## wip/onyx
## core
module core(input wire I_clk, 
    input wire I_reset,
    input wire I_irq_active,
    input wire MEM_ready,
    input wire[15:0] MEM_data_in, 
    input wire MEM_data_ready,
    output reg O_irq_ack,
    output reg MEM_exec, 
    output reg MEM_write,
    output reg[1:0] MEM_size, 
    output reg[15:0] MEM_addr, 
    output reg[15:0] MEM_data_out);
clock: 9.51 ns
lec_check: 0
abc_area: 1
cap_margin: 35
cell_pad_in_sites_detail_placement: 2
cell_pad_in_sites_global_placement: 2
core_aspect_ratio: 0.52
core_margin: 5
core_utilization: 16
cts_cluster_size: 72
gpl_routability_driven: 0
gpl_timing_driven: 0
hold_slack_margin: 0.08
min_routing_layer: met2
slew_margin: 25
run.sh (not shown) runs the stock make flow with config.mk's settings and CLKGATE_MAP_FILE=.
Status(wip/onyx) = ERROR, stage = global routing
## Diff of input files: wip/violet against wip/onyx
==> flow/config.mk <==
export PLATFORM = sky130hd
export DESIGN_NAME = core
export DESIGN_NICKNAME = core
export VERILOG_FILES = /design/flow/design.v
export SDC_FILE = /design/flow/constraint.sdc
export NUM_CORES = 4
export LEC_CHECK = 0
export CAP_MARGIN = 20
export CORE_MARGIN = 2
export CORE_UTILIZATION = 69
export SLEW_MARGIN = 20
==> flow/constraint.sdc <==
create_clock -name core_clock -period 5.3 [get_ports {I_clk}]
set_input_delay 1.0600 -clock core_clock [delete_from_list [all_inputs] [get_ports {I_clk}]]
set_output_delay 1.0600 -clock core_clock [all_outputs]
set_load 0.01 [all_outputs]
[summary]
- Per the final summary, wip/violet finished and its layout is clean on timing, DRC and antenna.
- In wip/violet the synthesized area turned out 1.6% lower than in wip/onyx.
- Number of buffers inserted to repair setup after CTS came out exactly the same in wip/violet and wip/onyx.
- The HPWL after detailed placement of wip/violet falls short of that of wip/onyx by 74000 um.
- Per the comparison of wip/violet with wip/onyx, area enclosed by the die boundary went down; die extent in y fell by 100 um.
- Relative to wip/onyx, the synthesis area per yosys of wip/violet is lower by about 1.6%.
- Measured against wip/onyx, the synthesized cell count of wip/violet comes out at 0.74 times the reference value.
- Going from wip/onyx to wip/violet, proportion of synthesized chip area in sequential cells picked up an extra 0.54 points; area inside the core boundary lost 77%.
Input changes introduced in wip/yarrow (baseline for comparison: wip/violet):
diff --git a/flow/config.mk b/flow/config.mk
--- a/flow/config.mk
+++ b/flow/config.mk
@@ -9,3 +9,7 @@
 export CORE_MARGIN = 2
-export CORE_UTILIZATION = 69
+export CORE_UTILIZATION = 72
+export CTS_CLUSTER_DIAMETER = 394
+export CTS_CLUSTER_SIZE = 10
+export PLACE_DENSITY = 0.39
+export SETUP_SLACK_MARGIN = 1.29
 export SLEW_MARGIN = 20
No final results exist for wip/yarrow, since it was stopped by error GRT-0116 during global routing.
Number of gates given a new drive strength after cts ends up higher on wip/yarrow.
Between wip/yarrow and wip/violet, it is wip/yarrow whose number of clock buffers inserted by TritonCTS is higher, by 5.
wip/yarrow against wip/violet: number of setup buffers added after CTS grew by 10; worst setup slack before clock tree synthesis neither gained nor lost much.
--- input diff wip/yarrow..wip/indigo ---
==> flow/config.mk <==
export PLATFORM = sky130hd
export DESIGN_NAME = core
export DESIGN_NICKNAME = core
export VERILOG_FILES = /design/flow/design.v
export SDC_FILE = /design/flow/constraint.sdc
export NUM_CORES = 4
export LEC_CHECK = 0
export ABC_AREA = 1
export CAP_MARGIN = 20
export CORE_MARGIN = 2
export CORE_UTILIZATION = 68
export CTS_CLUSTER_DIAMETER = 345
export CTS_CLUSTER_SIZE = 17
export SETUP_SLACK_MARGIN = -0.52
export SLEW_MARGIN = 20
==> flow/constraint.sdc <==
create_clock -name core_clock -period 5.23 [get_ports {I_clk}]
set_input_delay 1.0460 -clock core_clock [delete_from_list [all_inputs] [get_ports {I_clk}]]
set_output_delay 1.0460 -clock core_clock [all_outputs]
set_load 0.01 [all_outputs]
--- outcome ---
- Per the final summary, wip/indigo finished and its layout is clean on timing, DRC and antenna.
- Measured against each other, wip/indigo and wip/yarrow differ in setup slack at placement, the lower figure coming from wip/indigo.
- Comparing wip/indigo and wip/yarrow, die size is higher on wip/indigo.
- Compared with wip/yarrow, wip/indigo shows a higher post-detailed-placement cell area.

core again, from the RTL that the note above started with.
==> flow/config.mk <==
export PLATFORM = sky130hd
export DESIGN_NAME = core
export DESIGN_NICKNAME = core
export VERILOG_FILES = /design/flow/design.v
export SDC_FILE = /design/flow/constraint.sdc
export NUM_CORES = 4
export LEC_CHECK = 0
export CAP_MARGIN = 10
export CELL_PAD_IN_SITES_DETAIL_PLACEMENT = 2
export CORE_ASPECT_RATIO = 0.58
export CORE_MARGIN = 8
export CORE_UTILIZATION = 25
export CTS_CLUSTER_DIAMETER = 158
export CTS_CLUSTER_SIZE = 93
export GPL_ROUTABILITY_DRIVEN = 0
export GPL_TIMING_DRIVEN = 0
export HOLD_SLACK_MARGIN = 0.08
export MAX_ROUTING_LAYER = met4
export MIN_ROUTING_LAYER = met2
export PLACE_DENSITY_LB_ADDON = 0.14
export SETUP_SLACK_MARGIN = 0.79
export SLEW_MARGIN = 20
==> flow/constraint.sdc <==
create_clock -name core_clock -period 9.81 [get_ports {I_clk}]
set_input_delay 1.9620 -clock core_clock [delete_from_list [all_inputs] [get_ports {I_clk}]]
set_output_delay 1.9620 -clock core_clock [all_outputs]
set_load 0.01 [all_outputs]
The first run ended with an error in 5_1_grt on GRT-0116.
Rerun with:
Settings changed: CAP_MARGIN 10 to 20, CELL_PAD_IN_SITES_DETAIL_PLACEMENT 2 to default, CORE_ASPECT_RATIO 0.58 to default, CORE_MARGIN 8 to 2, CORE_UTILIZATION 25 to 40, CTS_CLUSTER_DIAMETER 158 to default, CTS_CLUSTER_SIZE 93 to default, GPL_ROUTABILITY_DRIVEN 0 to default, GPL_TIMING_DRIVEN 0 to default, HOLD_SLACK_MARGIN 0.08 to default, MAX_ROUTING_LAYER met4 to default, MIN_ROUTING_LAYER met2 to default, PLACE_DENSITY_LB_ADDON 0.14 to default, SETUP_SLACK_MARGIN 0.79 to default.
Clock period 9.81 ns to 7.08 ns, I/O delays scaled along.
What happened: Now the flow finished with timing, DRC and antenna clean. Synthesized area is unchanged. Die area falls by well over a third. Synthesized cell count stays the same.
Rerun with:
Settings changed: CAP_MARGIN 20 to 5, CORE_UTILIZATION 40 to 68, CTS_CLUSTER_DIAMETER from default to 28, CTS_CLUSTER_SIZE from default to 20, GPL_TIMING_DRIVEN from default to 1, MAX_ROUTING_LAYER from default to met4, SETUP_SLACK_MARGIN from default to 1.06.
Clock period 7.08 ns to 3.67 ns, I/O delays scaled along.
What happened:
- This time the run did not get past 5_1_grt on GRT-0116
- die size fell by 41%
- synthesized cell count is unchanged
- synthesized area does not change
Rerun with:
Settings changed: CAP_MARGIN 5 to 20, CORE_UTILIZATION 68 to 66, CTS_CLUSTER_DIAMETER 28 to default, CTS_CLUSTER_SIZE 20 to default, GPL_TIMING_DRIVEN 1 to default, MAX_ROUTING_LAYER met4 to default, SETUP_SLACK_MARGIN 1.06 to -0.5.
Clock period 3.67 ns to 5.19 ns, I/O delays scaled along.
What happened: With this change the flow completed, yet does not pass: setup timing; die size rose by a few percent; synthesized cell count does not change; area after synthesis stays the same.
Rerun with:
Settings changed: CORE_UTILIZATION 66 to 40, SETUP_SLACK_MARGIN -0.5 to 1.25.
Clock period 5.19 ns to 5.48 ns, I/O delays scaled along.
What happened: With this change the flow produced a clean layout; routed wire length drops by a few percent; clock skew drops by 0.013 ns; power drops slightly; via count drops by roughly a tenth; core utilization drops by 27 points; synthesized cell count is unchanged.

Starting RTL as in the previous note.
make LEC_CHECK=0 CAP_MARGIN=10 CELL_PAD_IN_SITES_DETAIL_PLACEMENT=0 CORE_ASPECT_RATIO=0.58 CORE_MARGIN=5 CORE_UTILIZATION=25 CTS_CLUSTER_DIAMETER=158 CTS_CLUSTER_SIZE=93 GPL_ROUTABILITY_DRIVEN=0 GPL_TIMING_DRIVEN=1 MAX_ROUTING_LAYER=met4 MIN_ROUTING_LAYER=met2 PLACE_DENSITY_LB_ADDON=0.14 SETUP_SLACK_MARGIN=0.79 SLEW_MARGIN=20 finish   # period 6.04 ns
The starting point stopped in 5_1_grt.
Change:
Settings changed: CAP_MARGIN 10 to 20, CELL_PAD_IN_SITES_DETAIL_PLACEMENT 0 to unset, CORE_ASPECT_RATIO 0.58 to unset, CORE_MARGIN 5 to 2, CORE_UTILIZATION 25 to 58, CTS_CLUSTER_DIAMETER 158 to unset, CTS_CLUSTER_SIZE 93 to unset, GPL_ROUTABILITY_DRIVEN 0 to unset, GPL_TIMING_DRIVEN 1 to unset, MAX_ROUTING_LAYER met4 to unset, MIN_ROUTING_LAYER met2 to unset, PLACE_DENSITY_LB_ADDON 0.14 to unset, SETUP_SLACK_MARGIN 0.79 to unset, TNS_END_PERCENT set to 5.
Clock period 6.04 ns to 4.69 ns, I/O delays scaled along.
Outcome: Now the flow completed with no timing, DRC or antenna violations; die area decreases by 58%; area after synthesis is unchanged; synthesized cell count is unchanged.
Change:
Settings changed: ABC_AREA set to 1, CORE_UTILIZATION 58 to 69, TNS_END_PERCENT 5 to unset.
Clock period 4.69 ns to 6.49 ns, I/O delays scaled along.
After rerunning:
- via count came out higher by 20%
- core utilization came out higher by 9.3 points
- non-clock buffer count came out lower by 66
- combinational power came out higher by 47%
- count of clock-buffer cells in the layout came out lower by 5
- die size came out lower by about 14%

## P
Starting RTL as in the previous note.
// core
module core(input wire I_clk, 
    input wire I_reset,
    input wire I_irq_active,
    input wire MEM_ready,
    input wire[15:0] MEM_data_in, 
    input wire MEM_data_ready,
    output reg O_irq_ack,
    output reg MEM_exec, 
    output reg MEM_write,
    output reg[1:0] MEM_size, 
    output reg[15:0] MEM_addr, 
    output reg[15:0] MEM_data_out);
clock: 6.04 ns
lec_check: 0
cap_margin: 10
cell_pad_in_sites_detail_placement: 0
core_aspect_ratio: 0.58
core_margin: 5
core_utilization: 25
cts_cluster_diameter: 183
cts_cluster_size: 93
gpl_timing_driven: 1
max_routing_layer: met4
min_routing_layer: met2
place_density: 0.92
setup_slack_margin: 0.79
slew_margin: 20
No final results exist for P, since it was stopped by error GRT-0116 during 5_1_grt.
> inputs changed (P -> Q)
- a change of CAP_MARGIN from 10 to 20
- a deleted PLACE_DENSITY that had been 0.92
- a deleted CORE_ASPECT_RATIO that had been 0.58
- a change of CORE_UTILIZATION from 25 to 57
- a change of SETUP_SLACK_MARGIN from 0.79 to 0.81
- a change of CORE_MARGIN from 5 to 2
- a change of CTS_CLUSTER_SIZE from 93 to 42
- a deleted GPL_TIMING_DRIVEN that had been 1
- a change of CTS_CLUSTER_DIAMETER from 183 to 29
- a deleted CELL_PAD_IN_SITES_DETAIL_PLACEMENT that had been 0
- a deleted MAX_ROUTING_LAYER that had been met4
- a deleted MIN_ROUTING_LAYER that had been met2
- a change of the clock period (ns, I/O delays scaled along) from 6.04 to 3.18
--- outcome ---
Area of the core (Q vs. P) decreases by more than half
Q ends up with a number of setup buffers added after CTS that is 73 higher than in P.
Q got as far as 5_1_grt, where a tool error ended the run.
The count of cells resized by post-cts repair number comes out lower for P vs Q.
From P to Q the numbers moved as follows: row count saw a decrease; buffer depth of the longest clock path saw little to no change; estimated wirelength of the detail-placed design saw a decrease.
Placer's final routability congestion estimate, Q and P, higher one = Q.
Row height of the chip: Q lower / P higher
Input changes introduced in R (baseline for comparison: Q):
- setting CELL_PAD_IN_SITES_GLOBAL_PLACEMENT to 2 for the first time
- changing SLEW_MARGIN from 20 to 25
- changing CORE_UTILIZATION from 57 to 40
- changing CTS_CLUSTER_SIZE from 42 to 72
- setting CORE_ASPECT_RATIO to 0.52 for the first time
- setting HOLD_SLACK_MARGIN to 0.08 for the first time
- setting CELL_PAD_IN_SITES_DETAIL_PLACEMENT to 2 for the first time
- removing CTS_CLUSTER_DIAMETER (formerly 29)
- removing SETUP_SLACK_MARGIN (formerly 0.81)
- changing CORE_MARGIN from 2 to 3
- setting ABC_AREA to 1 for the first time
- changing the clock period (ns, I/O delays scaled along) from 3.18 to 9.51
Findings:
- R did not stop at any stage, and its layout met the timing, DRC and antenna checks.
- R ended up with a lower per-instance average area after synthesis than Q did.
- The post-CTS resize count in R was lower than what Q gave.
- When R is set beside Q, its effective utilization at floorplan turns out to be 17 points smaller.
- The total core area reported for R is greater than that of Q by 43%.
- Against Q, R comes in about 70% higher on width of the die.
- Comparing Q and R, number of buffers inserted by post-CTS setup repair is higher on Q.
- Per the comparison of R with Q, cell count after synthesis now sits higher, register area share after synthesis now sits lower, fraction of the mapped netlist area in simple logic gates now sits higher.
The inputs of S differ from those of R as listed below.
- setting MIN_ROUTING_LAYER to met2 for the first time
- changing CORE_UTILIZATION from 40 to 21
- changing CAP_MARGIN from 20 to 35
[summary]
- Average wire per cell in the routed design went down by a little under 10% going from R to S.
- Area after synthesis essentially unchanged between R and S.
- Routed wire length (R / S): 0.929
- Critical path depth: lower on S
- The worst setup path endpoint comes out MEM_addr[4] in one run and MEM_addr[2] in the other, namely in R and S respectively.
- Going from R to S, sequential portion of the cell area dropped 1.5 points; combinational group power climbed about 8%.
- Looking at final hold slack across R and S, the one that comes out lower is R.
Power is estimated from default activity; no workload was simulated.
